## flow/design.v

```verilog
module TM_ALU (
    input  wire        clk,
    input  wire        reset,
    input  wire [7:0]  AvgTxLen,
    input  wire [7:0]  InstExed,
    input  wire [7:0]  CurTxLen,
    output wire [7:0]  AvgTxLen_new,
    output wire [7:0]  InstExed_new
);
    reg [15:0] mac_result;  
    reg [7:0]  inc_result;
    reg [15:0] mac_reg;     
    reg [7:0]  inc_reg;      
    reg [7:0]  AvgTxLen_reg;  
    always @(posedge clk) begin
        if (reset) begin
            mac_reg      <= 0;
            inc_reg      <= 0;
            AvgTxLen_reg <= 0;
        end else begin
            mac_result     <= AvgTxLen * InstExed;
            mac_reg      <= mac_result + CurTxLen;
            inc_result     <= InstExed + 1;
            inc_reg      <= inc_result;
            AvgTxLen_reg <= AvgTxLen;  
        end
    end
    reg [7:0] AvgTxLen_new_reg;
    always @(posedge clk) begin
        if (reset) begin
            AvgTxLen_new_reg <= 0;
        end else begin
            if (inc_reg == 0) begin  
                AvgTxLen_new_reg <= 0;
            end else begin
                AvgTxLen_new_reg <= mac_reg / inc_reg;
            end
        end
    end
    assign AvgTxLen_new  = AvgTxLen_new_reg;
    assign InstExed_new = (reset) ? 8'b0 : AvgTxLen_reg;  
endmodule
```

## flow/run.sh

```bash
#!/bin/bash
# the make line also repeats each setting of config.mk as NAME=value (left out here)
make -C /OpenROAD-flow-scripts/flow DESIGN_CONFIG=/design/flow/config.mk WORK_HOME=/design/flow/orfs CLKGATE_MAP_FILE= finish
```

## flow/config.mk

```make
export PLATFORM = sky130hd
export DESIGN_NAME = TM_ALU
export DESIGN_NICKNAME = TM_ALU
export VERILOG_FILES = /design/flow/design.v
export SDC_FILE = /design/flow/constraint.sdc
export NUM_CORES = 4
export LEC_CHECK = 0
export ABC_AREA = 0
export CAP_MARGIN = 10
export CELL_PAD_IN_SITES_DETAIL_PLACEMENT = 1
export CELL_PAD_IN_SITES_GLOBAL_PLACEMENT = 2
export CORE_ASPECT_RATIO = 1.06
export CORE_MARGIN = 10
export CORE_UTILIZATION = 71
export CTS_CLUSTER_SIZE = 48
export MIN_ROUTING_LAYER = met2
export PLACE_DENSITY = 0.38
export SLEW_MARGIN = 20
export TNS_END_PERCENT = 85
```

## flow/constraint.sdc

```tcl
create_clock -name core_clock -period 16.7 [get_ports {clk}]
set_input_delay 3.3400 -clock core_clock [delete_from_list [all_inputs] [get_ports {clk}]]
set_output_delay 3.3400 -clock core_clock [all_outputs]
set_load 0.01 [all_outputs]
```

==> flow_summary.yaml, run 1 <==
# physical design summary
floorplanning:
  floorplan.die.height_um: 140
  core_outline_area_mm2: 0.0132
  floorplanUtilization_pct: 73.2
  fp.dieW_um: 133
  cell_rows: 43
  design.die.area_mm2: 0.0187
outcome:
  run_status: "stopped before the end"
  first-error: "[ERROR GPL-0301] Utilization 132.876 % exceeds 100%."
  haltStage: "global placement without I/O (3_1_place_gp_skip_io)"
synthesis:
  synth.avg_cell_area_um2: 8.34
  yosys.cell_types.count: 86
  simple_gate_share_pct: 21.0
  post-synth-top-count-cell: "ha_1"
  yosysCellCount: 1161
  netlist_instances: 1161
  yosys_register_bits: 64
  synthesis.nets: 1370
  synth.cells.most_frequent: "ha_1, inv_1, nand2_1"
  adder_share_pct: 26.6
  yosys_area_mm2: 0.00968
  synth.yosys.seq_area_share_pct: 15.7
  area_leaders: "ha_1, dfxtp_1, fa_1, edfxtp_1, o21a_1"
  synth-compound-area-share_pct: 21.1
  xor_share_pct: 5.61
  post_synthesis_async_set_or_reset_flop_share_pct: 0
  synth_top_cell_by_area: "ha_1"
  enable_flop_cells: 24
  mapped_cell_area_mm2: 0.00968
  post_synth_mux_area_share_pct: 4.60
  ys.flop_type: "dfxtp_1"
  yosys.area.top_type_share_pct: 18.9
  synth.comb.largest_family: "adder cells"
  synthesis.yosys.warnings: 1
==> inputs of run 2 (changes only) <==
- ABC_AREA: 0 -> default
- CAP_MARGIN: 10 -> 35
- CELL_PAD_IN_SITES_DETAIL_PLACEMENT: 1 -> default
- CELL_PAD_IN_SITES_GLOBAL_PLACEMENT: 2 -> default
- CORE_ASPECT_RATIO: 1.06 -> default
- CORE_MARGIN: 10 -> 9
- CORE_UTILIZATION: 71 -> 40
- CTS_CLUSTER_SIZE: 48 -> default
- HOLD_SLACK_MARGIN: default -> -0.07
- MIN_ROUTING_LAYER: met2 -> default
- PLACE_DENSITY: 0.38 -> default
- PLACE_DENSITY_LB_ADDON: default -> 0.06
- TNS_END_PERCENT: 85 -> default
- clock period: 16.7 -> 30.0 ns (I/O delays scaled with it)
==> run 2 against run 1 <==
Now clean on timing, DRC and antenna. Area after synthesis did not move. Die area rose by 61%. Synthesized cell count did not move.
==> flow_summary.yaml, run 2 <==
# physical design summary
place:
  dp_hpwl_um: 20400
  gp_routability_congestion: 0.855
  port_buffers: 41
detailed_routing:
  detailroute.via_count: 8603
  postRouteWirelength_um: 26200
  avgViaCountPerCell: 5.44
  drt_first_pass_iters: 5
  remaining_drc_errors: 0
  final_routed_wire_length_divided_by_cell_count_um: 16.5
  initialDrtViolationCount: 389
  n_antenna_cell: 0
  route.antenna.remaining_nets: 0
synthesis:
  ys.flop_type: "dfxtp_1"
  mapped_cell_area_mm2: 0.00968
  yosysCellCount: 1161
  synthesis.nets: 1370
  netlist_instances: 1161
  yosys_area_mm2: 0.00968
  post-synth-top-count-cell: "ha_1"
  yosys.area.top_type_share_pct: 18.9
  simple_gate_share_pct: 21.0
  synth.cells.most_frequent: "ha_1, inv_1, nand2_1"
  synthesis.yosys.warnings: 1
  area_leaders: "ha_1, dfxtp_1, fa_1, edfxtp_1, o21a_1"
  synth.comb.largest_family: "adder cells"
  adder_share_pct: 26.6
  post_synth_mux_area_share_pct: 4.60
  enable_flop_cells: 24
  yosys.cell_types.count: 86
  post_synthesis_async_set_or_reset_flop_share_pct: 0
  xor_share_pct: 5.61
  synth.yosys.seq_area_share_pct: 15.7
  synth.avg_cell_area_um2: 8.34
  synth-compound-area-share_pct: 21.1
  yosys_register_bits: 64
  synth_top_cell_by_area: "ha_1"
cts:
  cts-buffers-inserted: 9
  clock_tree.buffer_depth: 2
  cts.sinks: 64
  cts.root.buffer_cell: "clkbuf_16"
  cts.clk_slew.worst_paths_ps: 70
  cts_tree: "done"
  h-tree-depth: 3
  worstSkewPairLatency_ps: 340
  number_of_buffers_inserted_for_hold_repair_after_clock_tree_synthesis: 0
final_timing:
  maxClockFrequency_mhz: 35.1
  final.min_clock_period_ps: 28510
  final-max-slew-violation-count: 0
  timing.final.hold_violations: 0
  timing.clock.skew_ps: 15.0
  layout_worst_path_cycle_share_pct: 95.0
  setup_tns_ps: 0
  worst_hold_slack_ps: 454
  final-setup-viol-count: 0
  tightestPinTransition_ps: 815
  slew_headroom_pct: 45.6
worst_setup_path:
  critical-path-slowest-cell: "or4_4"
  path_max_fanout: 10
  timing.critical_path.slowest_cell_delay_ps: 580
  critical_path_arrival_ps: 28720
  endpoint_kind: "flip-flop"
  critPathKind: "flip-flop to flip-flop"
  crit-reg2reg-capture: "AvgTxLen_new_reg[0]"
  critical_path.reg2reg.startpoint: "inc_reg[6]"
  startpoint: "inc_reg[6]"
  crit_path_frequent_cell: "o21a_1"
  critPathRequiredTime_ps: 30200
  depth_of_the_worst_register_to_register_path: 147
  r2r_setup_slack_ps: 1490
  cp.depth: 147
  cp.buffers_inverters: 7
  crit_path_start_kind: "flip-flop"
  critPathCapture: "AvgTxLen_new_reg[0]"
  critical-path-top-delay-family: "AND-OR/OR-AND gates"
global_route:
  grt_first_pass_wirelength_um: 42100
  global_route.overflow_total: 0
  number_of_antenna_violations_at_the_first_check_in_global_routing: 0
  grt_max_degree: 42
  first_global_vias: 8610
  gr-usage-all-layers_pct: 16.7
floorplanning:
  floorplan.die.height_um: 174
  cell_rows: 56
  fp.dieW_um: 174
  core_outline_area_mm2: 0.0236
  design.die.area_mm2: 0.0301
  floorplanUtilization_pct: 41.0
  boundary_pins: 42
flow_run:
  stage_log_warning_count: 27
  drv_cap: 0
layout:
  area_delta_synth_final_pct: 21.2
  layout.area.seq_mm2: 0.00152
  fill_cells: 2347
  finalNetCount: 1467
  logic_area_mm2: 0.00807
min_path:
  holdPathEnd: "inc_reg[2]"
  min_path_cells: 1
  timing.hold.worst.start: "inc_result[2]"
  class_of_the_tightest_hold_or_removal_check: "flip-flop to flip-flop"
outcome:
  run_status: "timing/DRC/antenna clean"
## run 2: what timing repair did
item,4_1_cts,5_1_grt
pin swaps,0,42
setup buffers,0,36
endpoints found under the setup margin,1,2
resized,10,80
cloned,0,1
## run 2: per-stage QoR
step / utilization [%] / worst slack [ps] / instance area (um^2) / std cells
after floorplan: - / 18.4 / 9680 / 1161
after global placement: 45.2 / -749 / 10700 / 1528
after detailed placement: 45.3 / -618 / 10700 / 1529
after CTS: 46.9 / 33.3 / 11100 / 1545
after global routing: 49.7 / -269 / 11700 / 1582
final: 49.7 / 1490 / 11700 / 1582
## run 2: layout make-up
cell class              instances  area share [%]
multi-input cells             966            68.7
flip-flops and latches         64            13.0
repair buffers                123            8.94
well taps                     319            3.40
inverters                      94            3.01
clock buffers                  10            1.95
clock inverters                 6           0.981
## run 2: metal layers
layer  GRT usage [%]  part of all wire [%]  vias to the layer above
li1                -                     -                     4371
met1            19.6                    45                     4065
met2            31.1                    50                      122
met3            1.87                   2.6                       45
met4            4.71                   2.4                        0
met5               0                     0                        -
==> inputs of run 3 (changes only) <==
- CAP_MARGIN: 35 -> 25
- CELL_PAD_IN_SITES_DETAIL_PLACEMENT: default -> 2
- CELL_PAD_IN_SITES_GLOBAL_PLACEMENT: default -> 2
- CORE_ASPECT_RATIO: default -> 1.51
- CORE_MARGIN: 9 -> 2
- CORE_UTILIZATION: 40 -> 29
- CTS_CLUSTER_DIAMETER: default -> 186
- CTS_CLUSTER_SIZE: default -> 82
- GPL_ROUTABILITY_DRIVEN: default -> 1
- HOLD_SLACK_MARGIN: -0.07 -> 0.01
- MAX_ROUTING_LAYER: default -> met4
- MIN_ROUTING_LAYER: default -> met2
- PLACE_DENSITY_LB_ADDON: 0.06 -> 0.09
- SLEW_MARGIN: 20 -> 30
- TNS_END_PERCENT: default -> 95
- clock period: 30.0 -> 17.3 ns (I/O delays scaled with it)
==> run 3 against run 2 <==
The layout now fails its checks (negative setup slack). Die area rose by 16%. Non-clock buffer count rose by 407. Final cell count grew 32%. Setup slack worse by 14000 ps. Sequential share of layout area shrank 3.2 points. Highest routed layer unchanged.
==> flow_summary.yaml, run 3 <==
# physical design summary
synthesis:
  yosys.cell_types.count: 86
  post_synth_mux_area_share_pct: 4.60
  synthesis.nets: 1370
  simple_gate_share_pct: 21.0
  yosys_area_mm2: 0.00968
  synth.cells.most_frequent: "ha_1, inv_1, nand2_1"
  enable_flop_cells: 24
  synth.comb.largest_family: "adder cells"
  area_leaders: "ha_1, dfxtp_1, fa_1, edfxtp_1, o21a_1"
  netlist_instances: 1161
  yosys_register_bits: 64
  yosysCellCount: 1161
  synth.avg_cell_area_um2: 8.34
  synthesis.yosys.warnings: 1
  post-synth-top-count-cell: "ha_1"
  synth_top_cell_by_area: "ha_1"
  yosys.area.top_type_share_pct: 18.9
  adder_share_pct: 26.6
  synth-compound-area-share_pct: 21.1
  post_synthesis_async_set_or_reset_flop_share_pct: 0
  ys.flop_type: "dfxtp_1"
  mapped_cell_area_mm2: 0.00968
  synth.yosys.seq_area_share_pct: 15.7
  xor_share_pct: 5.61
worst_setup_path:
  crit-reg2reg-capture: "AvgTxLen_new_reg[0]"
  critPathCapture: "AvgTxLen_new_reg[0]"
  r2r_setup_slack_ps: -12240
  endpoint_kind: "flip-flop"
  crit_path_frequent_cell: "o21a_1"
  critPathRequiredTime_ps: 17520
  timing.critical_path.slowest_cell_delay_ps: 570
  critPathKind: "flip-flop to flip-flop"
  critical_path.reg2reg.startpoint: "inc_reg[6]"
  crit_path_start_kind: "flip-flop"
  critical_path_arrival_ps: 29760
  cp.buffers_inverters: 12
  path_max_fanout: 8
  cp.depth: 145
  critical-path-top-delay-family: "AND-OR/OR-AND gates"
  critical-path-slowest-cell: "a2111o_1"
  startpoint: "inc_reg[6]"
  depth_of_the_worst_register_to_register_path: 145
final_timing:
  final.min_clock_period_ps: 29540
  slew_headroom_pct: 54.5
  rsz0062_at_grt: "yes"
  final-setup-viol-count: 6
  maxClockFrequency_mhz: 33.9
  timing.clock.skew_ps: 22.2
  layout_worst_path_cycle_share_pct: 171
  final_critical_path_setup_slack_ps: -12240
  tightestPinTransition_ps: 663
  final-max-slew-violation-count: 0
  timing.final.hold_violations: 0
detailed_routing:
  drt_first_pass_iters: 10
  route.antenna.remaining_nets: 0
  avgViaCountPerCell: 7.58
  final_routed_wire_length_divided_by_cell_count_um: 25.9
  remaining_drc_errors: 0
  postRouteWirelength_um: 54000
  detailroute.via_count: 15800
  initialDrtViolationCount: 3023
  n_antenna_cell: 0
layout:
  logic_area_mm2: 0.00874
  finalNetCount: 1873
  layout.area.seq_mm2: 0.00153
  finalInstanceArea_mm2: 0.0156
  fill_cells: 3635
  area_delta_synth_final_pct: 61.2
outcome:
  so.violations: "negative setup slack"
  run_status: "finished with violations"
floorplanning:
  fp.dieW_um: 153
  floorplan.die.height_um: 229
  floorplanUtilization_pct: 29.3
  design.die.area_mm2: 0.0349
  boundary_pins: 42
  cell_rows: 82
  core_outline_area_mm2: 0.0330
cts:
  cts_tree: "done"
  clock_tree.buffer_depth: 2
  cts.root.buffer_cell: "clkbuf_16"
  cts-buffers-inserted: 9
  cts.sinks: 64
  worstSkewPairLatency_ps: 380
  h-tree-depth: 3
  cts.clk_slew.worst_paths_ps: 60
global_route:
  first_global_vias: 17600
  gr-usage-all-layers_pct: 40.7
  grt_max_degree: 42
  global_route.overflow_total: 0
  grt_first_pass_wirelength_um: 70000
  number_of_antenna_violations_at_the_first_check_in_global_routing: 0
place:
  dpl_cell_area_mm2: 0.0134
  dp_hpwl_um: 32100
  gp_routability_congestion: 0.895
  port_buffers: 41
  dp_slack_ps: -10880
flow_run:
  drv_cap: 0
  stage_log_warning_count: 30
min_path:
  timing.hold.worst.start: "inc_result[7]"
  class_of_the_tightest_hold_or_removal_check: "flip-flop to flip-flop"
  min_path_cells: 1
  holdPathEnd: "inc_reg[7]"
[run 3: metrics by stage]
stage / instances / hold WS, ps / setup TNS, ps / util [%]
2_1_floorplan: 1161 / 428 / -29210 / -
3_3_place_gp: 1914 / 437 / -29510 / 40.5
6_report: 2089 / 460 / -39050 / 47.2
4_1_cts: 2044 / 469 / -26270 / 45.3
5_1_grt: 2089 / 489 / -42310 / 47.2
3_5_place_dp: 1914 / 450 / -33660 / 40.5
[run 3: repair_timing]
action,4_1_cts,5_1_grt
buffers inserted,115,50
hold buffers,0,0
pin swaps,71,77
resized,86,57
setup endpoints to repair,5,5
hold endpoints to repair,0,0
[run 3: final cells by class]
type | count | share of cell area, %
clock buffers | 10 | 1.53
clock inverters | 6 | 0.281
multi-input cells | 965 | 56.0
flip-flops and latches | 64 | 9.77
repair buffers | 530 | 26.8
well taps | 420 | 3.37
inverters | 94 | 2.28
[run 3: metal layers]
| layer | wire length, um | up-vias | global-route usage, % | part of all wire, % |
|---|---|---|---|---|
| met5 | 0 | - | - | 0 |
| met4 | 7350 | 0 | 8.74 | 14 |
| met3 | 17600 | 708 | 42.6 | 33 |
| met2 | 29000 | 4786 | 54.8 | 54 |
| met1 | 0 | 5210 | - | 0 |
| li1 | - | 5136 | - | - |
==> inputs of run 4 (changes only) <==
- CAP_MARGIN: 25 -> 20
- CELL_PAD_IN_SITES_DETAIL_PLACEMENT: 2 -> default
- CELL_PAD_IN_SITES_GLOBAL_PLACEMENT: 2 -> default
- CORE_ASPECT_RATIO: 1.51 -> default
- CORE_UTILIZATION: 29 -> 65
- CTS_CLUSTER_DIAMETER: 186 -> default
- CTS_CLUSTER_SIZE: 82 -> default
- GPL_ROUTABILITY_DRIVEN: 1 -> default
- HOLD_SLACK_MARGIN: 0.01 -> default
- MAX_ROUTING_LAYER: met4 -> default
- MIN_ROUTING_LAYER: met2 -> default
- PLACE_DENSITY_LB_ADDON: 0.09 -> default
- SETUP_SLACK_MARGIN: default -> -2.0
- SLEW_MARGIN: 30 -> 20
- TNS_END_PERCENT: 95 -> default
- clock period: 17.3 -> 25.9 ns (I/O delays scaled with it)
==> run 4 against run 3 <==
Still fails the layout checks on negative setup slack. Worst hold slack improved by 21 ps. Via count fell by 27%. Critical endpoint unchanged. Final area fell by 14%. Utilization rose by 45 points. Critical path type unchanged. Setup slack improved by 9200 ps. First-iteration DRC count fell by 50%. Synthesized cell count did not move. Clock skew fell by 9.1 ps.
==> flow_summary.yaml, run 4 <==
# physical design summary
worst_setup_path:
  endpoint_kind: "flip-flop"
  cp.depth: 146
  path_max_fanout: 7
  critical-path-slowest-cell: "a32oi_1"
  crit-reg2reg-capture: "AvgTxLen_new_reg[0]"
  cp.buffers_inverters: 10
  depth_of_the_worst_register_to_register_path: 146
  critPathCapture: "AvgTxLen_new_reg[0]"
  critical-path-top-delay-family: "AND-OR/OR-AND gates"
  critPathRequiredTime_ps: 26120
  critPathKind: "flip-flop to flip-flop"
  critical_path.reg2reg.startpoint: "inc_reg[6]"
  crit_path_start_kind: "flip-flop"
  startpoint: "inc_reg[6]"
  timing.critical_path.slowest_cell_delay_ps: 590
  r2r_setup_slack_ps: -3060
  crit_path_frequent_cell: "o21a_1"
  critical_path_arrival_ps: 29190
synthesis:
  post_synthesis_async_set_or_reset_flop_share_pct: 0
  yosys_area_mm2: 0.00968
  synth.avg_cell_area_um2: 8.34
  enable_flop_cells: 24
  yosysCellCount: 1161
  synth_top_cell_by_area: "ha_1"
  simple_gate_share_pct: 21.0
  yosys.cell_types.count: 86
  post_synth_mux_area_share_pct: 4.60
  synth-compound-area-share_pct: 21.1
  synth.yosys.seq_area_share_pct: 15.7
  yosys_register_bits: 64
  synth.comb.largest_family: "adder cells"
  synth.cells.most_frequent: "ha_1, inv_1, nand2_1"
  synthesis.nets: 1370
  yosys.area.top_type_share_pct: 18.9
  synthesis.yosys.warnings: 1
  netlist_instances: 1161
  ys.flop_type: "dfxtp_1"
  post-synth-top-count-cell: "ha_1"
  adder_share_pct: 26.6
  mapped_cell_area_mm2: 0.00968
  area_leaders: "ha_1, dfxtp_1, fa_1, edfxtp_1, o21a_1"
  xor_share_pct: 5.61
detailed_routing:
  remaining_drc_errors: 0
  detailroute.via_count: 11600
  drt_first_pass_iters: 6
  route.antenna.remaining_nets: 0
  final_routed_wire_length_divided_by_cell_count_um: 25.3
  avgViaCountPerCell: 7.07
  n_antenna_cell: 0
  postRouteWirelength_um: 41600
  initialDrtViolationCount: 1508
floorplanning:
  core_outline_area_mm2: 0.0145
  boundary_pins: 42
  floorplan.die.height_um: 126
  design.die.area_mm2: 0.0159
  fp.dieW_um: 126
  cell_rows: 44
  floorplanUtilization_pct: 66.6
final_timing:
  tightestPinTransition_ps: 871
  final_critical_path_setup_slack_ps: -3060
  timing.clock.skew_ps: 13.1
  layout_worst_path_cycle_share_pct: 112
  maxClockFrequency_mhz: 34.5
  final-max-slew-violation-count: 0
  timing.final.hold_violations: 0
  final.min_clock_period_ps: 28960
  slew_headroom_pct: 41.3
  rsz0062_at_grt: "yes"
  final-setup-viol-count: 2
cts:
  h-tree-depth: 3
  cts.root.buffer_cell: "clkbuf_16"
  cts.sinks: 64
  cts.clk_slew.worst_paths_ps: 60
  number_of_buffers_inserted_for_hold_repair_after_clock_tree_synthesis: 0
  cts_tree: "done"
  worstSkewPairLatency_ps: 370
  cts-buffers-inserted: 9
  clock_tree.buffer_depth: 2
flow_run:
  stage_log_warning_count: 31
  drv_cap: 0
place:
  dpl_cell_area_mm2: 0.0122
  dp_hpwl_um: 22200
  port_buffers: 41
  gp_routability_congestion: 0.941
global_route:
  grt_first_pass_wirelength_um: 50900
  first_global_vias: 10500
  number_of_antenna_violations_at_the_first_check_in_global_routing: 0
  gr-usage-all-layers_pct: 39.7
  global_route.overflow_total: 0
  grt_max_degree: 42
min_path:
  min_path_cells: 1
  holdPathEnd: "inc_reg[3]"
  timing.hold.worst.start: "inc_result[3]"
  class_of_the_tightest_hold_or_removal_check: "flip-flop to flip-flop"
layout:
  layout.core_utilization_pct: 92.2
  finalNetCount: 1662
  area_delta_synth_final_pct: 38.4
  finalInstanceArea_mm2: 0.0134
outcome:
  run_status: "finished with violations"
  so.violations: "negative setup slack"
## run 4: per-layer routing
| layer | vias to the layer above | routed length (um) | global-route usage (%) |
|---|---|---|---|
| met5 | - | 0 | 0 |
| met4 | 0 | 4530 | 23.3 |
| met3 | 474 | 4510 | 5.27 |
| met2 | 1089 | 18800 | 69.6 |
| met1 | 5302 | 13800 | 46.5 |
| li1 | 4750 | - | - |
## run 4: what timing repair did
| item | CTS | global route |
|---|---|---|
| buffers inserted | 0 | 54 |
| gates cloned | 0 | 1 |
| endpoints found under the hold margin | 0 | 0 |
| resized | 2 | 109 |
| setup endpoints to repair | 1 | 2 |
| pin swaps | 0 | 111 |
## run 4: area by class of cell
type	instances	area (um^2)
multi-input combinational	965	8430
timing repair buffer	319	2510
sequential	64	1520
fill	535	1130
inverter	94	357
clock buffer	11	243
tap	184	230
clock inverter	5	104
## run 4: per-stage QoR
step           instances  TNS (ps)  setup WS [ps]  hold WS, ps
6_report            1642     -4280          -3060          481
5_1_grt             1642     -5930          -3940          499
4_1_cts             1594     -2230          -1990          455
3_5_place_dp        1578     -1280          -1280          439
3_3_place_gp        1578      -589           -589          432
2_1_floorplan       1161     -2330          -1980          429
==> inputs of run 5 (changes only) <==
- CTS_CLUSTER_DIAMETER: default -> 231
- SETUP_SLACK_MARGIN: -2.0 -> default
- clock period: 25.9 -> 20.5 ns (I/O delays scaled with it)
==> run 5 against run 4 <==
Die area stayed put. Area after synthesis stayed put. Synthesized cell count stayed put. The flow now stops in global routing (5_1_grt).
==> flow_summary.yaml, run 5 <==
# physical design summary
synthesis:
  xor_share_pct: 5.61
  synth-compound-area-share_pct: 21.1
  enable_flop_cells: 24
  post_synthesis_async_set_or_reset_flop_share_pct: 0
  synthesis.nets: 1370
  synthesis.yosys.warnings: 1
  yosys.cell_types.count: 86
  netlist_instances: 1161
  adder_share_pct: 26.6
  synth_top_cell_by_area: "ha_1"
  yosys.area.top_type_share_pct: 18.9
  post-synth-top-count-cell: "ha_1"
  mapped_cell_area_mm2: 0.00968
  ys.flop_type: "dfxtp_1"
  yosys_register_bits: 64
  synth.avg_cell_area_um2: 8.34
  simple_gate_share_pct: 21.0
  yosysCellCount: 1161
  yosys_area_mm2: 0.00968
  synth.yosys.seq_area_share_pct: 15.7
  synth.comb.largest_family: "adder cells"
  area_leaders: "ha_1, dfxtp_1, fa_1, edfxtp_1, o21a_1"
  synth.cells.most_frequent: "ha_1, inv_1, nand2_1"
  post_synth_mux_area_share_pct: 4.60
place:
  port_buffers: 41
  dp_hpwl_um: 24900
  gp_routability_congestion: 0.936
  dpl_cell_area_mm2: 0.0128
floorplanning:
  floorplan.die.height_um: 126
  core_outline_area_mm2: 0.0145
  cell_rows: 44
  design.die.area_mm2: 0.0159
  fp.dieW_um: 126
  boundary_pins: 42
  floorplanUtilization_pct: 66.6
cts:
  cts.sinks: 64
  number_of_buffers_inserted_for_hold_repair_after_clock_tree_synthesis: 0
  clock_tree.buffer_depth: 2
  cts-buffers-inserted: 9
  cts.root.buffer_cell: "clkbuf_16"
  h-tree-depth: 3
outcome:
  haltStage: "global routing (5_1_grt)"
  run_status: "stopped before the end"
  first-error: "[ERROR GRT-0116] Global routing finished with congestion. Check the congestion regions in the DRC Viewer."
global_route:
  global_route.overflow_total: 407
  gr-usage-all-layers_pct: 89.0
run 5: per-stage QoR:
| step | hold slack, ps | setup WS, ps | std cells | setup TNS [ps] |
|---|---|---|---|---|
| 3_5_place_dp | 439 | -6910 | 1644 | -15440 |
| 2_1_floorplan | 428 | -6770 | 1161 | -15290 |
| 4_1_cts | 470 | -6010 | 1760 | -12740 |
| 3_3_place_gp | 433 | -5680 | 1644 | -11750 |
run 5: what timing repair did:
action | 4_1_cts
gates resized | 69
endpoints found under the setup margin | 4
buffers inserted | 100
pin swaps | 62
run 5: routing by layer:
layer | GRT usage (%) | overflow
met5 | 35.6 | 0
met4 | 97.5 | 126
met3 | 76.3 | 6
met2 | 106 | 267
met1 | 83.6 | 8
==> inputs of run 6 (changes only) <==
- ABC_AREA: default -> 1
- CAP_MARGIN: 20 -> 40
- CORE_UTILIZATION: 65 -> 72
- CTS_CLUSTER_DIAMETER: 231 -> 242
- HOLD_SLACK_MARGIN: default -> -0.08
- PLACE_DENSITY: default -> 0.65
- SETUP_SLACK_MARGIN: default -> -0.87
- clock period: 20.5 -> 22.9 ns (I/O delays scaled with it)
==> run 6 against run 5 <==
The flow stops in clock tree synthesis (4_1_cts). Synthesized cell count grew 26%. Area after synthesis is 2.8% higher. Die area is 7.0% lower.
==> flow_summary.yaml, run 6 <==
# physical design summary
outcome:
  run_status: "stopped before the end"
  haltStage: "clock tree synthesis (4_1_cts)"
  first-error: "[ERROR DPL-0038] Utilization greater than 100%, impossible to legalize"
synthesis:
  post_synthesis_async_set_or_reset_flop_share_pct: 0
  synth.yosys.seq_area_share_pct: 15.3
  synthesis.nets: 1676
  yosys_area_mm2: 0.00995
  simple_gate_share_pct: 28.8
  adder_share_pct: 25.8
  yosys.area.top_type_share_pct: 18.4
  synth.cells.most_frequent: "nand2_1, inv_1, ha_1"
  xor_share_pct: 6.07
  ys.flop_type: "dfxtp_1"
  synthesis.yosys.warnings: 1
  synth.comb.largest_family: "simple AND/OR/NAND/NOR gates"
  synth-compound-area-share_pct: 11.4
  area_leaders: "ha_1, nand2_1, inv_1, dfxtp_1, fa_1"
  netlist_instances: 1467
  yosys.cell_types.count: 54
  yosys_register_bits: 64
  synth.avg_cell_area_um2: 6.78
  post_synth_mux_area_share_pct: 0
  post-synth-top-count-cell: "nand2_1"
  enable_flop_cells: 24
  mapped_cell_area_mm2: 0.00995
  synth_top_cell_by_area: "ha_1"
  yosysCellCount: 1467
floorplanning:
  floorplan.die.height_um: 122
  design.die.area_mm2: 0.0148
  fp.dieW_um: 122
  cell_rows: 42
  floorplanUtilization_pct: 74.6
  boundary_pins: 42
  core_outline_area_mm2: 0.0133
place:
  dp_hpwl_um: 24500
  dp_slack_ps: -2430
  gp_routability_congestion: 0.856
  port_buffers: 41
-- run 6: through the flow --
step | cell area, um^2 | cells | hold slack (ps)
floorplan | 10200 | 1467 | 425
global placement | 12200 | 1863 | 431
detailed placement | 12200 | 1864 | 449
==> inputs of run 7 (changes only) <==
- CAP_MARGIN: 40 -> 35
- CORE_ASPECT_RATIO: default -> 1.08
- CORE_MARGIN: 2 -> 3
- CORE_UTILIZATION: 72 -> 71
- CTS_CLUSTER_DIAMETER: 242 -> 119
- CTS_CLUSTER_SIZE: default -> 96
- HOLD_SLACK_MARGIN: -0.08 -> 0.01
- PLACE_DENSITY: 0.65 -> default
- PLACE_DENSITY_LB_ADDON: default -> 0.09
- SETUP_SLACK_MARGIN: -0.87 -> default
- SLEW_MARGIN: 20 -> 30
- TNS_END_PERCENT: default -> 95
- clock period: 22.9 -> 22.3 ns (I/O delays scaled with it)
==> run 7 against run 6 <==
The flow again stops in clock tree synthesis (4_1_cts). Area after synthesis is the same. Synthesized cell count unchanged. Die area rose by 4.7%.
==> flow_summary.yaml, run 7 <==
# physical design summary
place:
  dp_slack_ps: -2330
  dpl_cell_area_mm2: 0.0124
  gp_routability_congestion: 0.896
  port_buffers: 41
  dp_hpwl_um: 24200
outcome:
  first-error: "[ERROR DPL-0038] Utilization greater than 100%, impossible to legalize"
  haltStage: "clock tree synthesis (4_1_cts)"
  run_status: "stopped before the end"
floorplanning:
  fp.dieW_um: 120
  floorplan.die.height_um: 129
  core_outline_area_mm2: 0.0136
  boundary_pins: 42
  floorplanUtilization_pct: 73.2
  cell_rows: 44
  design.die.area_mm2: 0.0155
synthesis:
  synthesis.yosys.warnings: 1
  xor_share_pct: 6.07
  yosysCellCount: 1467
  yosys_register_bits: 64
  post_synth_mux_area_share_pct: 0
  synth.avg_cell_area_um2: 6.78
  yosys_area_mm2: 0.00995
  yosys.cell_types.count: 54
  mapped_cell_area_mm2: 0.00995
  enable_flop_cells: 24
  yosys.area.top_type_share_pct: 18.4
  ys.flop_type: "dfxtp_1"
  synth_top_cell_by_area: "ha_1"
  synth.yosys.seq_area_share_pct: 15.3
  adder_share_pct: 25.8
  simple_gate_share_pct: 28.8
  netlist_instances: 1467
  post_synthesis_async_set_or_reset_flop_share_pct: 0
  post-synth-top-count-cell: "nand2_1"
  synthesis.nets: 1676
  area_leaders: "ha_1, nand2_1, inv_1, dfxtp_1, fa_1"
  synth-compound-area-share_pct: 11.4
  synth.comb.largest_family: "simple AND/OR/NAND/NOR gates"
  synth.cells.most_frequent: "nand2_1, inv_1, ha_1"
==> run 7: stage by stage <==
step | hold WS, ps | std cells
after floorplan | 425 | 1467
after global placement | 431 | 1892
after detailed placement | 462 | 1892
==> inputs of run 8 (changes only) <==
- ABC_AREA: 1 -> default
- CAP_MARGIN: 35 -> 25
- CELL_PAD_IN_SITES_GLOBAL_PLACEMENT: default -> 2
- CORE_ASPECT_RATIO: 1.08 -> 0.86
- CORE_MARGIN: 3 -> 2
- CORE_UTILIZATION: 71 -> 48
- CTS_CLUSTER_DIAMETER: 119 -> 164
- CTS_CLUSTER_SIZE: 96 -> 82
- GPL_ROUTABILITY_DRIVEN: default -> 1
- clock period: 22.3 -> 17.3 ns (I/O delays scaled with it)
==> run 8 against run 7 <==
The layout now fails its checks (negative setup slack). Area after synthesis shrank 2.7%. Synthesized cell count shrank 21%. Die area rose by 38%.
==> flow_summary.yaml, run 8 <==
# physical design summary
outcome:
  run_status: "finished with violations"
  so.violations: "negative setup slack"
synthesis:
  ys.flop_type: "dfxtp_1"
  simple_gate_share_pct: 21.0
  yosys_area_mm2: 0.00968
  synth.yosys.seq_area_share_pct: 15.7
  post_synth_mux_area_share_pct: 4.60
  yosys_register_bits: 64
  synth.cells.most_frequent: "ha_1, inv_1, nand2_1"
  post-synth-top-count-cell: "ha_1"
  synth_top_cell_by_area: "ha_1"
  yosys.area.top_type_share_pct: 18.9
  netlist_instances: 1161
  synth.comb.largest_family: "adder cells"
  mapped_cell_area_mm2: 0.00968
  synthesis.yosys.warnings: 1
  yosys.cell_types.count: 86
  enable_flop_cells: 24
  synthesis.nets: 1370
  synth-compound-area-share_pct: 21.1
  adder_share_pct: 26.6
  synth.avg_cell_area_um2: 8.34
  area_leaders: "ha_1, dfxtp_1, fa_1, edfxtp_1, o21a_1"
  yosysCellCount: 1161
  post_synthesis_async_set_or_reset_flop_share_pct: 0
  xor_share_pct: 5.61
worst_setup_path:
  r2r_setup_slack_ps: -9390
  endpoint_kind: "flip-flop"
  critPathCapture: "AvgTxLen_new_reg[0]"
  critical-path-slowest-cell: "or4_4"
  crit_path_frequent_cell: "o21a_1"
  crit-reg2reg-capture: "AvgTxLen_new_reg[0]"
  critPathRequiredTime_ps: 17510
  depth_of_the_worst_register_to_register_path: 146
  startpoint: "inc_reg[4]"
  cp.buffers_inverters: 19
  critical_path.reg2reg.startpoint: "inc_reg[4]"
  crit_path_start_kind: "flip-flop"
  critical_path_arrival_ps: 26910
  critPathKind: "flip-flop to flip-flop"
  path_max_fanout: 6
  cp.depth: 146
  timing.critical_path.slowest_cell_delay_ps: 550
  critical-path-top-delay-family: "AND-OR/OR-AND gates"
flow_run:
  drv_cap: 0
  stage_log_warning_count: 30
min_path:
  min_path_cells: 1
  class_of_the_tightest_hold_or_removal_check: "flip-flop to flip-flop"
  holdPathEnd: "inc_reg[7]"
  timing.hold.worst.start: "inc_result[7]"
cts:
  h-tree-depth: 3
  cts.clk_slew.worst_paths_ps: 70
  number_of_buffers_inserted_for_hold_repair_after_clock_tree_synthesis: 0
  cts.sinks: 64
  clock_tree.buffer_depth: 2
  cts.root.buffer_cell: "clkbuf_16"
  cts-buffers-inserted: 9
  worstSkewPairLatency_ps: 360
  cts_tree: "done"
final_timing:
  final-max-slew-violation-count: 0
  tightestPinTransition_ps: 922
  timing.clock.skew_ps: 26.3
  final-setup-viol-count: 5
  layout_worst_path_cycle_share_pct: 154
  setup_tns_ps: -27310
  final_critical_path_setup_slack_ps: -9390
  timing.final.hold_violations: 0
  final.min_clock_period_ps: 26690
  rsz0062_at_grt: "yes"
  worst_hold_slack_ps: 448
  slew_headroom_pct: 38.4
  maxClockFrequency_mhz: 37.5
floorplanning:
  fp.dieW_um: 157
  core_outline_area_mm2: 0.0199
  cell_rows: 48
  design.die.area_mm2: 0.0213
  floorplan.die.height_um: 136
  floorplanUtilization_pct: 48.6
  boundary_pins: 42
global_route:
  first_global_vias: 10100
  grt_first_pass_wirelength_um: 50100
  gr-usage-all-layers_pct: 29.5
  globalRouteMet1Util_pct: 41.2
  number_of_antenna_violations_at_the_first_check_in_global_routing: 0
  global_route.peak_usage_layer: "met2"
  global_route.overflow_total: 0
  grt_max_degree: 42
  groute.layer.met3.usage_pct: 3.04
  groute.layer.met2.usage_pct: 48.9
place:
  placed_cell_count: 1753
  gp_routability_congestion: 0.893
  dp_slack_ps: -9720
  port_buffers: 41
  dpl_cell_area_mm2: 0.0131
  dp_hpwl_um: 22800
layout:
  finalInstanceArea_mm2: 0.0152
  finalNetCount: 1848
  area_delta_synth_final_pct: 57.1
  fill_cells: 1425
  finish.cell_count_without_fillers: 1919
  layout.core_utilization_pct: 76.3
detailed_routing:
  detailroute.via_count: 10400
  avgViaCountPerCell: 5.42
  route.antenna.remaining_nets: 0
  n_antenna_cell: 0
  remaining_drc_errors: 0
  final_routed_wire_length_divided_by_cell_count_um: 16.8
  initialDrtViolationCount: 608
  postRouteWirelength_um: 32300
  drt_first_pass_iters: 5
-- run 8: per-layer routing --
| layer | up-vias | share of wire (%) |
|---|---|---|
| met3 | 67 | 3.6 |
| met2 | 227 | 47 |
| li1 | 5129 | - |
| met1 | 4971 | 47 |
| met5 | - | 0 |
| met4 | 0 | 2.3 |
-- run 8: area by class of cell --
| class | instances | area, um^2 | share of cell area [%] |
|---|---|---|---|
| clock buffers | 9 | 225 | 1.48 |
| flip-flops and latches | 64 | 1530 | 10.0 |
| multi-input cells | 965 | 8670 | 57.0 |
| inverters | 94 | 357 | 2.34 |
| clock inverters | 7 | 105 | 0.691 |
| repair buffers | 505 | 3990 | 26.2 |
| well taps | 275 | 344 | 2.26 |
-- run 8: what timing repair did --
| action | 4_1_cts | 5_1_grt |
|---|---|---|
| setup endpoints to repair | 5 | 5 |
| pin swaps | 80 | 60 |
| buffers inserted | 126 | 26 |
| hold endpoints to repair | 0 | 0 |
| gates resized | 86 | 52 |
==> inputs of run 9 (changes only) <==
- ABC_AREA: default -> 0
- CAP_MARGIN: 25 -> 20
- CELL_PAD_IN_SITES_GLOBAL_PLACEMENT: 2 -> default
- CORE_ASPECT_RATIO: 0.86 -> default
- CORE_MARGIN: 2 -> 5
- CORE_UTILIZATION: 48 -> 67
- CTS_CLUSTER_DIAMETER: 164 -> default
- CTS_CLUSTER_SIZE: 82 -> default
- GPL_ROUTABILITY_DRIVEN: 1 -> 0
- HOLD_SLACK_MARGIN: 0.01 -> default
- MAX_ROUTING_LAYER: default -> met5
- MIN_ROUTING_LAYER: default -> met2
- PLACE_DENSITY_LB_ADDON: 0.09 -> default
- SETUP_SLACK_MARGIN: default -> 5.0
- SLEW_MARGIN: 30 -> 5
- TNS_END_PERCENT: 95 -> 100
- clock period: 17.3 -> 29.3 ns (I/O delays scaled with it)
==> run 9 against run 8 <==
The flow now stops in global routing (5_1_grt). Die area decreased by 21%. Area after synthesis unchanged. Synthesized cell count did not move.
==> flow_summary.yaml, run 9 <==
# physical design summary
synthesis:
  adder_share_pct: 26.6
  mapped_cell_area_mm2: 0.00968
  netlist_instances: 1161
  synth.avg_cell_area_um2: 8.34
  synth.comb.largest_family: "adder cells"
  yosys.cell_types.count: 86
  synth-compound-area-share_pct: 21.1
  post_synth_mux_area_share_pct: 4.60
  synth.yosys.seq_area_share_pct: 15.7
  simple_gate_share_pct: 21.0
  synthesis.yosys.warnings: 1
  synth.cells.most_frequent: "ha_1, inv_1, nand2_1"
  yosys_area_mm2: 0.00968
  yosysCellCount: 1161
  yosys.area.top_type_share_pct: 18.9
  yosys_register_bits: 64
  synth_top_cell_by_area: "ha_1"
  synthesis.nets: 1370
  enable_flop_cells: 24
  xor_share_pct: 5.61
  post-synth-top-count-cell: "ha_1"
  ys.flop_type: "dfxtp_1"
  area_leaders: "ha_1, dfxtp_1, fa_1, edfxtp_1, o21a_1"
  post_synthesis_async_set_or_reset_flop_share_pct: 0
floorplanning:
  fp.dieW_um: 130
  floorplanUtilization_pct: 67.4
  floorplan.die.height_um: 130
  core_outline_area_mm2: 0.0144
  design.die.area_mm2: 0.0170
  cell_rows: 44
  boundary_pins: 42
cts:
  cts.sinks: 64
  cts-buffers-inserted: 9
  h-tree-depth: 3
  cts.root.buffer_cell: "clkbuf_16"
  clock_tree.buffer_depth: 2
outcome:
  run_status: "stopped before the end"
  first-error: "[ERROR GRT-0116] Global routing finished with congestion. Check the congestion regions in the DRC Viewer."
  haltStage: "global routing (5_1_grt)"
place:
  dpl_cell_area_mm2: 0.0108
  dp_hpwl_um: 18500
  dp_slack_ps: 176
  port_buffers: 41
global_route:
  global_route.overflow_total: 2
  gr-usage-all-layers_pct: 64.9
run 9: per-stage QoR:
stage / instances / hold WS (ps)
after floorplan: 1161 / 428
after global placement: 1377 / 434
after detailed placement: 1377 / 443
after CTS: 1553 / 455
run 9: layer usage:
metal  GRT usage (%)  GRT overflow
met4            42.5             2
met1               -             -
met2            72.6             0
met5            34.4             0
met3            73.8             0
run 9: what timing repair did:
item | 4_1_cts
endpoints found under the setup margin | 3
gates resized | 74
hold buffers | 0
pin swaps | 92
cloned | 3
buffers inserted | 157
==> inputs of run 10 (changes only) <==
- ABC_AREA: 0 -> default
- CORE_MARGIN: 5 -> 2
- CORE_UTILIZATION: 67 -> 23
- GPL_ROUTABILITY_DRIVEN: 0 -> default
- MAX_ROUTING_LAYER: met5 -> default
- MIN_ROUTING_LAYER: met2 -> default
- SETUP_SLACK_MARGIN: 5.0 -> default
- SLEW_MARGIN: 5 -> 20
- TNS_END_PERCENT: 100 -> default
- clock period: 29.3 -> 43.8 ns (I/O delays scaled with it)
==> run 10 against run 9 <==
Now clean on timing, DRC and antenna. Area after synthesis unchanged. Die area rose to 2.6 times the previous value. Synthesized cell count unchanged.
==> flow_summary.yaml, run 10 <==
# physical design summary
worst_setup_path:
  cp.buffers_inverters: 6
  crit-reg2reg-capture: "AvgTxLen_new_reg[0]"
  critical-path-top-delay-family: "AND-OR/OR-AND gates"
  timing.critical_path.slowest_cell_delay_ps: 780
  critPathCapture: "AvgTxLen_new_reg[0]"
  startpoint: "inc_reg[3]"
  critPathKind: "flip-flop to flip-flop"
  critical_path_arrival_ps: 34400
  cp.depth: 141
  critical-path-slowest-cell: "a32oi_1"
  critPathRequiredTime_ps: 43950
  crit_path_start_kind: "flip-flop"
  endpoint_kind: "flip-flop"
  path_max_fanout: 16
  depth_of_the_worst_register_to_register_path: 141
  r2r_setup_slack_ps: 9560
  crit_path_frequent_cell: "o21a_1"
  critical_path.reg2reg.startpoint: "inc_reg[3]"
layout:
  finish.cell_count_without_fillers: 1724
  area_delta_synth_final_pct: 12.9
  finalInstanceArea_mm2: 0.0109
  finalNetCount: 1389
min_path:
  min_path_cells: 1
  class_of_the_tightest_hold_or_removal_check: "flip-flop to flip-flop"
  timing.hold.worst.start: "inc_result[4]"
  holdPathEnd: "inc_reg[4]"
cts:
  clock_tree.buffer_depth: 2
  cts_tree: "done"
  cts.root.buffer_cell: "clkbuf_16"
  cts-buffers-inserted: 9
  number_of_buffers_inserted_for_hold_repair_after_clock_tree_synthesis: 0
  h-tree-depth: 3
  cts.clk_slew.worst_paths_ps: 60
  cts.sinks: 64
  cts_resized: 0
  postCtsSetupRepairBufs: 0
  worstSkewPairLatency_ps: 340
global_route:
  groute.layer.met2.usage_pct: 19.6
  first_global_vias: 8287
  globalRouteMet1Util_pct: 14.4
  gr-usage-all-layers_pct: 11.2
  number_of_antenna_violations_at_the_first_check_in_global_routing: 0
  grt_max_degree: 32
  global_route.peak_usage_layer: "met2"
  groute.layer.met3.usage_pct: 1.34
  grt_first_pass_wirelength_um: 40300
  global_route.overflow_total: 0
place:
  port_buffers: 41
  dpl_cell_area_mm2: 0.0106
  placed_cell_count: 1708
  gp_routability_congestion: 0.868
  dp_hpwl_um: 19100
detailed_routing:
  n_antenna_cell: 0
  avgViaCountPerCell: 4.87
  remaining_drc_errors: 0
  drt_first_pass_iters: 8
  route.antenna.remaining_nets: 0
  detailroute.via_count: 8389
  postRouteWirelength_um: 24200
  final_routed_wire_length_divided_by_cell_count_um: 14.0
  initialDrtViolationCount: 535
synthesis:
  synth-compound-area-share_pct: 21.1
  netlist_instances: 1161
  synthesis.yosys.warnings: 1
  synth.comb.largest_family: "adder cells"
  synthesis.nets: 1370
  area_leaders: "ha_1, dfxtp_1, fa_1, edfxtp_1, o21a_1"
  yosys.area.top_type_share_pct: 18.9
  post-synth-top-count-cell: "ha_1"
  synth.avg_cell_area_um2: 8.34
  yosys.cell_types.count: 86
  synth.yosys.seq_area_share_pct: 15.7
  post_synthesis_async_set_or_reset_flop_share_pct: 0
  adder_share_pct: 26.6
  yosysCellCount: 1161
  mapped_cell_area_mm2: 0.00968
  simple_gate_share_pct: 21.0
  ys.flop_type: "dfxtp_1"
  yosys_register_bits: 64
  xor_share_pct: 5.61
  post_synth_mux_area_share_pct: 4.60
  enable_flop_cells: 24
  synth_top_cell_by_area: "ha_1"
  yosys_area_mm2: 0.00968
  synth.cells.most_frequent: "ha_1, inv_1, nand2_1"
flow_run:
  stage_log_warning_count: 27
  drv_cap: 0
floorplanning:
  fp.dieW_um: 209
  floorplanUtilization_pct: 23.2
  floorplan.die.height_um: 209
  design.die.area_mm2: 0.0438
  core_outline_area_mm2: 0.0418
  boundary_pins: 42
  cell_rows: 75
final_timing:
  final.min_clock_period_ps: 34240
  final-setup-viol-count: 0
  slew_headroom_pct: 36.0
  timing.clock.skew_ps: 11.4
  setup_tns_ps: 0
  layout_worst_path_cycle_share_pct: 78.2
  maxClockFrequency_mhz: 29.2
  timing.final.hold_violations: 0
  rsz0062_at_grt: "no"
  tightestPinTransition_ps: 960
  final-max-slew-violation-count: 0
  worst_hold_slack_ps: 448
outcome:
  run_status: "timing/DRC/antenna clean"
## run 10: layer usage
metal | vias to the layer above | wire [um]
met3 | 37 | 956
met4 | 0 | 491
met1 | 3946 | 11500
met2 | 204 | 11200
met5 | - | 0
li1 | 4202 | -
## run 10: layout make-up
| class | instances | area, um^2 |
|---|---|---|
| fillers | 4460 | 30800 |
| multi-input cells | 965 | 7640 |
| flip-flops and latches | 64 | 1520 |
| well taps | 539 | 674 |
| repair buffers | 46 | 448 |
| inverters | 94 | 353 |
| clock buffers | 10 | 250 |
| clock inverters | 6 | 41.3 |
## run 10: stage by stage
stage | worst slack (ps) | util [%]
2_1_floorplan | 13820 | -
3_5_place_dp | 10130 | 25.5
3_3_place_gp | 11050 | 25.5
5_1_grt | 6650 | 26.2
6_report | 9560 | 26.2
4_1_cts | 9980 | 26.2
==> inputs of run 11 (changes only) <==
- ABC_AREA: default -> 1
- CORE_UTILIZATION: 23 -> 72
- CTS_CLUSTER_DIAMETER: default -> 220
- PLACE_DENSITY: default -> 0.35
- SETUP_SLACK_MARGIN: default -> 4.82
- clock period: 43.8 -> 28.2 ns (I/O delays scaled with it)
==> run 11 against run 10 <==
The run now fails in global routing (5_1_grt). Die area fell by 66%. Area after synthesis up 2.8%. Synthesized cell count up 26%.
==> flow_summary.yaml, run 11 <==
# physical design summary
place:
  gp_routability_congestion: 0.891
  dp_slack_ps: 1450
  dp_hpwl_um: 17100
  port_buffers: 41
  dpl_cell_area_mm2: 0.0106
floorplanning:
  fp.dieW_um: 122
  floorplanUtilization_pct: 74.6
  floorplan.die.height_um: 122
  design.die.area_mm2: 0.0148
  core_outline_area_mm2: 0.0133
  cell_rows: 42
  boundary_pins: 42
synthesis:
  synthesis.nets: 1676
  yosys.cell_types.count: 54
  adder_share_pct: 25.8
  synthesis.yosys.warnings: 1
  yosys_register_bits: 64
  netlist_instances: 1467
  synth_top_cell_by_area: "ha_1"
  synth-compound-area-share_pct: 11.4
  post-synth-top-count-cell: "nand2_1"
  synth.comb.largest_family: "simple AND/OR/NAND/NOR gates"
  area_leaders: "ha_1, nand2_1, inv_1, dfxtp_1, fa_1"
  enable_flop_cells: 24
  simple_gate_share_pct: 28.8
  yosys_area_mm2: 0.00995
  yosysCellCount: 1467
  post_synth_mux_area_share_pct: 0
  synth.avg_cell_area_um2: 6.78
  post_synthesis_async_set_or_reset_flop_share_pct: 0
  xor_share_pct: 6.07
  synth.cells.most_frequent: "nand2_1, inv_1, ha_1"
  yosys.area.top_type_share_pct: 18.4
  synth.yosys.seq_area_share_pct: 15.3
  mapped_cell_area_mm2: 0.00995
  ys.flop_type: "dfxtp_1"
outcome:
  haltStage: "global routing (5_1_grt)"
  run_status: "stopped before the end"
  first-error: "[ERROR GRT-0232] Routing congestion too high. Check the congestion heatmap in the GUI."
cts:
  h-tree-depth: 3
  cts.sinks: 64
  cts.root.buffer_cell: "clkbuf_16"
  cts-buffers-inserted: 9
  clock_tree.buffer_depth: 2
global_route:
  gr-usage-all-layers_pct: 83.4
  global_route.overflow_total: 77
==> run 11: repair_timing <==
| item | in CTS |
|---|---|
| gates resized | 92 |
| setup endpoints to repair | 2 |
| buffers inserted | 195 |
| hold buffers | 0 |
| gates cloned | 1 |
| pin swaps | 109 |
==> run 11: metal layers <==
layer  track usage, %  overflow
met1             79.7         4
met2             95.4        37
met3             77.0         3
met4             83.6        33
met5             54.5         0
==> run 11: per-stage QoR <==
stage	hold WS [ps]	std cells	utilization, %
after floorplan	425	1467	-
after global placement	430	1643	79.1
after detailed placement	438	1643	79.1
after CTS	457	1855	95.2
==> inputs of run 12 (changes only) <==
- ABC_AREA: 1 -> default
- CAP_MARGIN: 20 -> 35
- CELL_PAD_IN_SITES_DETAIL_PLACEMENT: default -> 2
- CORE_MARGIN: 2 -> 9
- CORE_UTILIZATION: 72 -> 40
- CTS_CLUSTER_DIAMETER: 220 -> default
- HOLD_SLACK_MARGIN: default -> -0.07
- PLACE_DENSITY: 0.35 -> default
- PLACE_DENSITY_LB_ADDON: default -> 0.06
- SETUP_SLACK_MARGIN: 4.82 -> -2.0
- clock period: 28.2 -> 40.7 ns (I/O delays scaled with it)
==> run 12 against run 11 <==
Now clean on timing, DRC and antenna. Synthesized cell count fell by 21%. Area after synthesis shrank 2.7%. Die area increased by 100%.
==> flow_summary.yaml, run 12 <==
# physical design summary
detailed_routing:
  detailroute.via_count: 8807
  initialDrtViolationCount: 306
  route.antenna.remaining_nets: 0
  n_antenna_cell: 0
  remaining_drc_errors: 0
  drt_first_pass_iters: 4
  postRouteWirelength_um: 31100
  avgViaCountPerCell: 5.84
  final_routed_wire_length_divided_by_cell_count_um: 20.6
layout:
  fill_cells: 2663
  layout.area.seq_mm2: 0.00152
  logic_area_mm2: 0.00764
  area_delta_synth_final_pct: 10.8
  finalNetCount: 1392
worst_setup_path:
  timing.critical_path.slowest_cell_delay_ps: 820
  crit-reg2reg-capture: "AvgTxLen_new_reg[0]"
  startpoint: "inc_reg[2]"
  r2r_setup_slack_ps: 4810
  critical-path-slowest-cell: "or4_1"
  critPathKind: "flip-flop to flip-flop"
  cp.depth: 143
  cp.buffers_inverters: 6
  depth_of_the_worst_register_to_register_path: 143
  critPathCapture: "AvgTxLen_new_reg[0]"
  crit_path_frequent_cell: "o21a_1"
  path_max_fanout: 16
  endpoint_kind: "flip-flop"
  critical_path_arrival_ps: 36110
  crit_path_start_kind: "flip-flop"
  critical-path-top-delay-family: "AND-OR/OR-AND gates"
  critPathRequiredTime_ps: 40920
  critical_path.reg2reg.startpoint: "inc_reg[2]"
place:
  dp_hpwl_um: 24200
  gp_routability_congestion: 0.860
  port_buffers: 41
final_timing:
  tightestPinTransition_ps: 871
  layout_worst_path_cycle_share_pct: 88.2
  timing.clock.skew_ps: 22.9
  rsz0062_at_grt: "no"
  maxClockFrequency_mhz: 27.9
  setup_tns_ps: 0
  timing.final.hold_violations: 0
  final.min_clock_period_ps: 35890
  final-setup-viol-count: 0
  slew_headroom_pct: 41.1
  worst_hold_slack_ps: 478
  final-max-slew-violation-count: 0
synthesis:
  xor_share_pct: 5.61
  synth-compound-area-share_pct: 21.1
  yosys_area_mm2: 0.00968
  mapped_cell_area_mm2: 0.00968
  synth.avg_cell_area_um2: 8.34
  synth.cells.most_frequent: "ha_1, inv_1, nand2_1"
  yosysCellCount: 1161
  yosys.area.top_type_share_pct: 18.9
  simple_gate_share_pct: 21.0
  yosys.cell_types.count: 86
  synth_top_cell_by_area: "ha_1"
  synthesis.yosys.warnings: 1
  yosys_register_bits: 64
  post_synth_mux_area_share_pct: 4.60
  area_leaders: "ha_1, dfxtp_1, fa_1, edfxtp_1, o21a_1"
  enable_flop_cells: 24
  ys.flop_type: "dfxtp_1"
  synth.yosys.seq_area_share_pct: 15.7
  adder_share_pct: 26.6
  synthesis.nets: 1370
  post-synth-top-count-cell: "ha_1"
  post_synthesis_async_set_or_reset_flop_share_pct: 0
  synth.comb.largest_family: "adder cells"
  netlist_instances: 1161
cts:
  postCtsSetupRepairBufs: 0
  cts_tree: "done"
  clock_tree.buffer_depth: 2
  cts.sinks: 64
  cts.clk_slew.worst_paths_ps: 80
  worstSkewPairLatency_ps: 360
  cts_resized: 0
  cts-buffers-inserted: 9
  number_of_buffers_inserted_for_hold_repair_after_clock_tree_synthesis: 0
  cts.root.buffer_cell: "clkbuf_16"
  h-tree-depth: 3
floorplanning:
  floorplan.die.height_um: 174
  design.die.area_mm2: 0.0301
  floorplanUtilization_pct: 41.0
  core_outline_area_mm2: 0.0236
  boundary_pins: 42
  fp.dieW_um: 174
  cell_rows: 56
outcome:
  run_status: "timing/DRC/antenna clean"
global_route:
  global_route.overflow_total: 0
  number_of_antenna_violations_at_the_first_check_in_global_routing: 0
  gr-usage-all-layers_pct: 20.9
  grt_max_degree: 42
  grt_first_pass_wirelength_um: 52000
  first_global_vias: 10400
min_path:
  holdPathEnd: "inc_reg[3]"
  min_path_cells: 1
  class_of_the_tightest_hold_or_removal_check: "flip-flop to flip-flop"
  timing.hold.worst.start: "inc_result[3]"
flow_run:
  stage_log_warning_count: 27
  drv_cap: 0
==> run 12: area by class of cell <==
type	count	area share [%]
multi-input combinational	965	71.2
sequential	64	14.2
timing repair buffer	49	4.45
tap	319	3.72
inverter	94	3.29
clock buffer	10	2.23
clock inverter	6	0.910
==> run 12: metrics by stage <==
stage / util (%) / area (um^2) / worst slack [ps] / cells
final: 45.4 / 10700 / 4810 / 1507
after floorplan: - / 9680 / 10720 / 1161
after global routing: 45.4 / 10700 / 1990 / 1507
after CTS: 45.4 / 10700 / 4990 / 1506
after global placement: 43.9 / 10400 / 7280 / 1489
after detailed placement: 44.0 / 10400 / 5830 / 1490
==> run 12: layer usage <==
| layer | wire length (um) | GRT usage [%] |
|---|---|---|
| met5 | 0 | 0 |
| met4 | 829 | 7.68 |
| met3 | 681 | 2.83 |
| met2 | 17100 | 41.5 |
| met1 | 12500 | 21.5 |
==> inputs of run 13 (changes only) <==
- ABC_AREA: default -> 0
- CAP_MARGIN: 35 -> 5
- CELL_PAD_IN_SITES_DETAIL_PLACEMENT: 2 -> default
- CTS_CLUSTER_DIAMETER: default -> 346
- CTS_CLUSTER_SIZE: default -> 17
- HOLD_SLACK_MARGIN: -0.07 -> -0.09
- PLACE_DENSITY_LB_ADDON: 0.06 -> 0.01
- SETUP_SLACK_MARGIN: -2.0 -> default
- TNS_END_PERCENT: default -> 35
- clock period: 40.7 -> 30.0 ns (I/O delays scaled with it)
==> run 13 against run 12 <==
Synthesized cell count unchanged. Flip-flop count unchanged. Critical endpoint unchanged. Via count decreased by 2.4%. Area after synthesis unchanged. Largest cell class unchanged. Critical path depth increased by 3. Still clean.
==> flow_summary.yaml, run 13 <==
# physical design summary
synthesis:
  adder_share_pct: 26.6
  area_leaders: "ha_1, dfxtp_1, fa_1, edfxtp_1, o21a_1"
  synth.avg_cell_area_um2: 8.34
  yosys_register_bits: 64
  post_synthesis_async_set_or_reset_flop_share_pct: 0
  ys.flop_type: "dfxtp_1"
  synthesis.nets: 1370
  synthesis.yosys.warnings: 1
  xor_share_pct: 5.61
  yosys.cell_types.count: 86
  post_synth_mux_area_share_pct: 4.60
  mapped_cell_area_mm2: 0.00968
  synth.comb.largest_family: "adder cells"
  synth_top_cell_by_area: "ha_1"
  netlist_instances: 1161
  post-synth-top-count-cell: "ha_1"
  yosysCellCount: 1161
  synth-compound-area-share_pct: 21.1
  yosys_area_mm2: 0.00968
  synth.cells.most_frequent: "ha_1, inv_1, nand2_1"
  simple_gate_share_pct: 21.0
  synth.yosys.seq_area_share_pct: 15.7
  enable_flop_cells: 24
  yosys.area.top_type_share_pct: 18.9
final_timing:
  final.min_clock_period_ps: 28260
  setup_tns_ps: 0
  tightestPinTransition_ps: 815
  maxClockFrequency_mhz: 35.4
  final-max-slew-violation-count: 0
  worst_hold_slack_ps: 453
  final-setup-viol-count: 0
  slew_headroom_pct: 45.6
  final_critical_path_setup_slack_ps: 1740
  timing.final.hold_violations: 0
  layout_worst_path_cycle_share_pct: 94.2
  timing.clock.skew_ps: 19.0
layout:
  finalInstanceArea_mm2: 0.0114
  layout.core_utilization_pct: 48.3
  area_delta_synth_final_pct: 17.9
  finalNetCount: 1452
floorplanning:
  cell_rows: 56
  floorplan.die.height_um: 174
  design.die.area_mm2: 0.0301
  core_outline_area_mm2: 0.0236
  boundary_pins: 42
  fp.dieW_um: 174
  floorplanUtilization_pct: 41.0
worst_setup_path:
  r2r_setup_slack_ps: 1740
  crit-reg2reg-capture: "AvgTxLen_new_reg[0]"
  depth_of_the_worst_register_to_register_path: 146
  critPathCapture: "AvgTxLen_new_reg[0]"
  critPathRequiredTime_ps: 30210
  critical-path-slowest-cell: "or4_4"
  critical_path_arrival_ps: 28460
  crit_path_start_kind: "flip-flop"
  startpoint: "inc_reg[4]"
  critical_path.reg2reg.startpoint: "inc_reg[4]"
  timing.critical_path.slowest_cell_delay_ps: 570
  cp.depth: 146
  endpoint_kind: "flip-flop"
  cp.buffers_inverters: 10
  critPathKind: "flip-flop to flip-flop"
  path_max_fanout: 8
  critical-path-top-delay-family: "AND-OR/OR-AND gates"
  crit_path_frequent_cell: "o21a_1"
min_path:
  class_of_the_tightest_hold_or_removal_check: "flip-flop to flip-flop"
  holdPathEnd: "inc_reg[3]"
  min_path_cells: 1
  timing.hold.worst.start: "inc_result[3]"
cts:
  clock_tree.buffer_depth: 2
  cts_tree: "done"
  cts-buffers-inserted: 9
  worstSkewPairLatency_ps: 340
  cts.root.buffer_cell: "clkbuf_16"
  cts.sinks: 64
  h-tree-depth: 3
  cts.clk_slew.worst_paths_ps: 70
  number_of_buffers_inserted_for_hold_repair_after_clock_tree_synthesis: 0
place:
  dp_hpwl_um: 20800
  dpl_cell_area_mm2: 0.0107
  gp_routability_congestion: 0.864
  dp_slack_ps: -131
  port_buffers: 41
global_route:
  grt_first_pass_wirelength_um: 42000
  global_route.overflow_total: 0
  gr-usage-all-layers_pct: 16.9
  number_of_antenna_violations_at_the_first_check_in_global_routing: 0
  grt_max_degree: 42
  first_global_vias: 8314
detailed_routing:
  detailroute.via_count: 8593
  route.antenna.remaining_nets: 0
  drt_first_pass_iters: 5
  avgViaCountPerCell: 5.48
  remaining_drc_errors: 0
  postRouteWirelength_um: 26200
  initialDrtViolationCount: 381
  final_routed_wire_length_divided_by_cell_count_um: 16.7
  n_antenna_cell: 0
flow_run:
  stage_log_warning_count: 27
  drv_cap: 0
outcome:
  run_status: "timing/DRC/antenna clean"
-- run 13: metal layers --
layer | global-route usage (%) | wire length [um]
met1 | 21.1 | 12100
met2 | 30.1 | 12700
met3 | 2.05 | 928
met4 | 4.17 | 513
met5 | 0 | 0
-- run 13: layout make-up --
type | instances | area, um^2
Fill cell | 2333 | 12200
Multi-Input combinational cell | 965 | 7950
Sequential cell | 64 | 1520
Timing Repair Buffer | 109 | 921
Tap cell | 319 | 399
Inverter | 94 | 353
Clock buffer | 11 | 233
Clock inverter | 5 | 33.8
-- run 13: through the flow --
step | instances
after floorplan | 1161
after global placement | 1527
final | 1567
after detailed placement | 1527
after global routing | 1567
after CTS | 1543
-- run 13: timing repair --
item	4_1_cts	5_1_grt
setup buffers	0	24
resized	2	62
setup endpoints to repair	1	2
cloned	0	0
pin swaps	0	23
